==> run R <==
==> flow/design.v (excerpt) <==
module CPU(
				clk,
			  rst_n,
		   IO_stall,
         awid_m_inf,
       awaddr_m_inf,
       awsize_m_inf,
      awburst_m_inf,
        awlen_m_inf,
      awvalid_m_inf,
      awready_m_inf,
        wdata_m_inf,
        wlast_m_inf,
       wvalid_m_inf,
       wready_m_inf,
          bid_m_inf,
        bresp_m_inf,
       bvalid_m_inf,
       bready_m_inf,
         arid_m_inf,
       araddr_m_inf,
        arlen_m_inf,
       arsize_m_inf,
      arburst_m_inf,
      arvalid_m_inf,
      arready_m_inf, 
          rid_m_inf,
        rdata_m_inf,
        rresp_m_inf,
        rlast_m_inf,
       rvalid_m_inf,
       rready_m_inf 
);
input  wire clk, rst_n;
output reg  IO_stall;
parameter ID_WIDTH = 4 , ADDR_WIDTH = 32, DATA_WIDTH = 16, DRAM_NUMBER=2, WRIT_NUMBER=1;
output  wire [WRIT_NUMBER * ID_WIDTH-1:0]        awid_m_inf;
output  wire [WRIT_NUMBER * ADDR_WIDTH-1:0]    awaddr_m_inf;
output  wire [WRIT_NUMBER * 3 -1:0]            awsize_m_inf;
output  wire [WRIT_NUMBER * 2 -1:0]           awburst_m_inf;
output  wire [WRIT_NUMBER * 7 -1:0]             awlen_m_inf;
output  wire [WRIT_NUMBER-1:0]                awvalid_m_inf;
input   wire [WRIT_NUMBER-1:0]                awready_m_inf;
output  wire [WRIT_NUMBER * DATA_WIDTH-1:0]     wdata_m_inf;
output  wire [WRIT_NUMBER-1:0]                  wlast_m_inf;
output  wire [WRIT_NUMBER-1:0]                 wvalid_m_inf;
input   wire [WRIT_NUMBER-1:0]                 wready_m_inf;
input   wire [WRIT_NUMBER * ID_WIDTH-1:0]         bid_m_inf;
  ...
Settings: LEC_CHECK=0, CAP_MARGIN=5, CORE_MARGIN=2, CORE_UTILIZATION=70, CTS_CLUSTER_DIAMETER=245, CTS_CLUSTER_SIZE=14, HOLD_SLACK_MARGIN=-0.08, SETUP_SLACK_MARGIN=-0.4, SLEW_MARGIN=40; clock period 4.08 ns.
run.sh (not shown) runs the stock make flow with config.mk's settings and CLKGATE_MAP_FILE=.
==> run H: changes against run R <==
Settings changed: CAP_MARGIN 5 to 15, CORE_UTILIZATION 70 to 72, CTS_CLUSTER_DIAMETER 245 to 231, CTS_CLUSTER_SIZE 14 to 15, HOLD_SLACK_MARGIN -0.08 to not set, SETUP_SLACK_MARGIN -0.4 to 0.96, SLEW_MARGIN 40 to 20.
==> flow/constraint.sdc (replaced) <==
create_clock -name core_clock -period 3.27 [get_ports {clk}]
set_input_delay 0.6540 -clock core_clock [delete_from_list [all_inputs] [get_ports {clk}]]
set_output_delay 0.6540 -clock core_clock [all_outputs]
set_load 0.01 [all_outputs]
==> results <==
| quantity | run H | run R |
|---|---|---|
| Post-CTS setup repair buffer count | 56 | 11 |
| Setup Slack @ Placement | -1990 ps | -1170 ps |
| Final weighted congestion in routability-driven placement | 1.07 | 1.05 |
| Init Core Util | 72.7% | 70.8% |
| Cell row count | 73 | 74 |
| Overall die area | 41600 um^2 | 42700 um^2 |
| Die span in y | 204 um | 207 um |
| Post-detailed-placement half-perimeter wirelength | 73400 um | 70200 um |
| Width of the die | 204 um | 207 um |
| Area after detailed placement | 31400 um^2 | 30700 um^2 |
| Result of the run | stopped before the end | failed layout checks |
| Last stage reached | global routing (5_1_grt) | - |
| Layout check failures | - | negative setup slack |
| Core area | 39500 um^2 | 40600 um^2 |
| Placed Instances | 3735 | 3693 |

========
==> run a: inputs <==
CPU again, from the RTL that the note above started with.
clock: 4.06 ns
lec_check: 0
cap_margin: 20
core_margin: 2
core_utilization: 72
place_density: 0.67
slew_margin: 20
tns_end_percent: 5
==> inputs of run b, as changes to run a <==
--- a/flow/config.mk
+++ b/flow/config.mk
@@ -8,6 +8,6 @@
 export CAP_MARGIN = 20
 export CORE_MARGIN = 2
 export CORE_UTILIZATION = 72
-export PLACE_DENSITY = 0.67
+export CTS_CLUSTER_SIZE = 48
+export PLACE_DENSITY_LB_ADDON = 0.26
 export SLEW_MARGIN = 20
-export TNS_END_PERCENT = 5
==> flow/constraint.sdc (replaced) <==
create_clock -name core_clock -period 5.41 [get_ports {clk}]
set_input_delay 1.0820 -clock core_clock [delete_from_list [all_inputs] [get_ports {clk}]]
set_output_delay 1.0820 -clock core_clock [all_outputs]
set_load 0.01 [all_outputs]
==> inputs of run c, as changes to run a <==
==> flow/config.mk (replaced) <==
export PLATFORM = sky130hd
export DESIGN_NAME = CPU
export DESIGN_NICKNAME = CPU
export VERILOG_FILES = /design/flow/design.v
export SDC_FILE = /design/flow/constraint.sdc
export NUM_CORES = 4
export LEC_CHECK = 0
export ABC_AREA = 1
export CAP_MARGIN = 0
export CORE_ASPECT_RATIO = 0.94
export CORE_MARGIN = 2
export CORE_UTILIZATION = 72
export CTS_CLUSTER_DIAMETER = 390
export CTS_CLUSTER_SIZE = 100
export HOLD_SLACK_MARGIN = 0.27
export PLACE_DENSITY_LB_ADDON = 0.08
export SETUP_SLACK_MARGIN = 0.5
export SLEW_MARGIN = 20
==> flow/constraint.sdc (replaced) <==
create_clock -name core_clock -period 2.63 [get_ports {clk}]
set_input_delay 0.5260 -clock core_clock [delete_from_list [all_inputs] [get_ports {clk}]]
set_output_delay 0.5260 -clock core_clock [all_outputs]
set_load 0.01 [all_outputs]
==> impl_metrics.csv <==
group,metric,value,unit
place,gp_routability_congestion,1.07,
status,so.violations,"setup timing",
setup_path,critical_path.n_buffers_inverters,5,
status,run_status,"finished with violations",
sta,worst_setup_margin,-1.11,ns
layout,buf_share,0.0836,
synth,post_synth.cell_area_avg,9.28,um2
power,combPwrFrac,0.034,
sta,setup_violations,10,
layout,final_design_instance_area_without_fill,0.0325,mm2
# the run above: run a

==> impl_metrics.csv <==
group,metric,value,unit
layout,buf_share,0.0713,
place,port_buffers,99,
place,gp_routability_congestion,1.01,
layout,signal_buffers,258,
synth,post_synth.cell_area_avg,9.28,um2
status,run_status,"complete, no violations",
setup_path,critical_path.n_buffers_inverters,8,
sta,worst_setup_margin,0.0856,ns
grt,global_route.usage.met3,0.204,
layout,final_design_instance_area_without_fill,0.0320,mm2
sta,setup_violations,0,
# the run above: run b

==> impl_metrics.csv <==
group,metric,value,unit
synth,syn_area,0.0297,mm2
synth,yosys.area_share.aoi,0.228,
cts,cts_hold_buf,1,
place,gp_routability_congestion,1.16,
floorplan,fp.dieArea,0.0429,mm2
cts,cts.repair.resized,368,
synth,adder_share,0.104,
place,dpl-instance-area,0.0338,mm2
synth,enable_flop_cells,16,
grt,gr-usage-met1,0.823,
synth,synth_seq_share,0.359,
status,stop_stage,"global routing (5_1_grt)",
synth,post_synth.cell_area_avg,7.61,um2
status,error_message,"[ERROR GRT-0232] Routing congestion too high. Check the congestion heatmap in the GUI.",
synth,post_synth_xor_area_fraction,0.00854,
status,run_status,"did not finish",
# the run above: run c

Power figures rest on the tool's default switching activity, not on a simulated workload.
